## build 81
## mips
module mips(clk, rstb, mem_wr_data, mem_addr, mem_rd_data, mem_wr_ena, PC);
Size: ~130 I/O pins, about 0.098 sq mm of cells after synthesis.
make LEC_CHECK=0 CAP_MARGIN=20 CORE_MARGIN=2 CORE_UTILIZATION=66 CTS_CLUSTER_DIAMETER=104 MAX_ROUTING_LAYER=met4 SETUP_SLACK_MARGIN=1.64 SLEW_MARGIN=20 finish   # period 10.4 ns
run.sh (not shown) runs the stock make flow with config.mk's settings and CLKGATE_MAP_FILE=.
Build 81 did not finish; the tool stopped in global routing (5_1_grt) with error GRT-0116.
#### Input delta (build 38 over build 81)
- SETUP_SLACK_MARGIN removed (was 1.64)
- MAX_ROUTING_LAYER removed (was met4)
- PLACE_DENSITY newly set to 0.6
- CTS_CLUSTER_DIAMETER removed (was 104)
- CORE_UTILIZATION changed from 66 to 58
- the clock period (ns, I/O delays scaled along) changed from 10.4 to 8.99
Notes after the runs:
- Reported for build 81 and build 38, cell count listed in synth_stat.txt turned out identical to the last digit.
- Summary — die area, build 38 relative to build 81: higher, by about 14%.
- Build 38: floorplan die width 26 um above build 81
- Where half-perimeter wire length after detailed placement is concerned, build 81 is outperformed by build 38.
- Global placement routability congestion ended up about 8% lower on build 38 than on build 81.
- Diff build 81..build 38 | synthesized cell count | unchanged
- [compare] base=build 81 new=build 38: post-CTS setup-driven buffer insertion count rose by 29%; placed instance area rose by 0.0015 sq mm.
- Of build 81 and build 38, not a single run came through the flow clean.
- As the logs show, build 81 stopped at global routing (5_1_grt) after a tool error, so it never reached the end of the flow.
- In the metrics for build 81 and build 38, the one carrying the lower number of CTS-inserted buffers is build 38.
- Post-synth design cell area came out exactly the same in build 81 and build 38.
- On post-placement cell count: between build 81 and build 38, it ends up lower for build 81.
[inputs] build 73 vs build 38
- TNS_END_PERCENT: unset -> 5
- CTS_CLUSTER_DIAMETER: unset -> 189
- the clock period (ns, I/O delays scaled along): 8.99 -> 7.28
--- outcome ---
- What the final checks of build 73 revealed, after a flow that finished every stage, was a layout that fails on setup timing.
- In terms of maximum achievable frequency, build 38 and build 73 differ only marginally.
- Compared with build 38, in build 73 detailed-route via count decreased 470; number of stages on the worst setup path climbed 2; maximum fanout encountered on the critical timing path went up by 3; routing usage on met2 fell 0.53 points; setup slack at placement now smaller.
- Summary — combinational group share of total power, build 73 relative to build 38: lower, by 1.5 points.
- Share of final layout cell area taken by non-clock buffers ends up higher on build 73.
- Against build 38, build 73 reports a count of non-filler cells in the finished layout that is higher.
diff inputs: build 73 => build 12
- a change of CORE_UTILIZATION from 58 to 72
- a change of PLACE_DENSITY from 0.6 to 0.65
- a deleted TNS_END_PERCENT that had been 5
- a deleted CTS_CLUSTER_DIAMETER that had been 189
- a change of the clock period (ns, I/O delays scaled along) from 7.28 to 7.71
[summary]
Build 12 failed in global routing (5_1_grt) with GRT-0116.
Between build 73 and build 12, the number of buffers added to fix hold violations after cts does not differ in any meaningful way.
Reported for build 12 and build 73, chip area estimate from yosys synthesis turned out identical to the last digit.
From build 73 to build 12 the numbers moved as follows: x dimension of the die has decreased; post-place setup slack has increased.
Row count (build 12 / build 73): 0.900
Higher sum of net half-perimeters after detailed placement goes to build 12 over build 73.
Higher die span in y among build 12 and build 73: build 73
Build 73 -> build 12: post-synth net total delta 0, exact match
Build 73 has higher die outline area than build 12.

========
mips again, from the RTL that the note above started with.
==> flow/config.mk <==
export PLATFORM = sky130hd
export DESIGN_NAME = mips
export DESIGN_NICKNAME = mips
export VERILOG_FILES = /design/flow/design.v
export SDC_FILE = /design/flow/constraint.sdc
export NUM_CORES = 4
export LEC_CHECK = 0
export CAP_MARGIN = 20
export CORE_ASPECT_RATIO = 0.96
export CORE_MARGIN = 2
export CORE_UTILIZATION = 50
export CTS_CLUSTER_DIAMETER = 157
export GPL_ROUTABILITY_DRIVEN = 0
export HOLD_SLACK_MARGIN = 0.14
export MAX_ROUTING_LAYER = met4
export PLACE_DENSITY = 0.93
export SLEW_MARGIN = 20
==> flow/constraint.sdc <==
create_clock -name core_clock -period 11.1 [get_ports {clk}]
set_input_delay 2.2200 -clock core_clock [delete_from_list [all_inputs] [get_ports {clk}]]
set_output_delay 2.2200 -clock core_clock [all_outputs]
set_load 0.01 [all_outputs]
The baseline failed in global routing with GRT-0116.
Rerun with:
CORE_ASPECT_RATIO = not set   (was 0.96)
CORE_UTILIZATION = 65   (was 50)
CTS_CLUSTER_DIAMETER = not set   (was 157)
GPL_ROUTABILITY_DRIVEN = not set   (was 0)
HOLD_SLACK_MARGIN = not set   (was 0.14)
PLACE_DENSITY = not set   (was 0.93)
SETUP_SLACK_MARGIN = 1.87   (was not set)
TNS_END_PERCENT = 5   (was not set)
clock period = 11.3 ns   (was 11.1 ns; I/O delays follow)
=>
- The new run stopped in global routing
- die size is lower by 23%
- synthesized cell count does not change
- area after synthesis stays the same
Rerun with:
CORE_UTILIZATION = 58   (was 65)
MAX_ROUTING_LAYER = not set   (was met4)
SETUP_SLACK_MARGIN = 1.64   (was 1.87)
clock period = 7.14 ns   (was 11.3 ns; I/O delays follow)
=> This time the run ran to the end with violations: setup timing. Area after synthesis stays the same. Die size grows by 12%. Synthesized cell count is unchanged.
Rerun with:
CORE_UTILIZATION = 66   (was 58)
CTS_CLUSTER_SIZE = 58   (was not set)
PLACE_DENSITY = 0.6   (was not set)
SETUP_SLACK_MARGIN = not set   (was 1.64)
clock period = 8.99 ns   (was 7.14 ns; I/O delays follow)
=> The new run stopped in global routing on GRT-0116; synthesized area does not change; die size is lower by roughly a tenth; synthesized cell count does not change.
Power figures rest on the tool's default switching activity, not on a simulated workload.
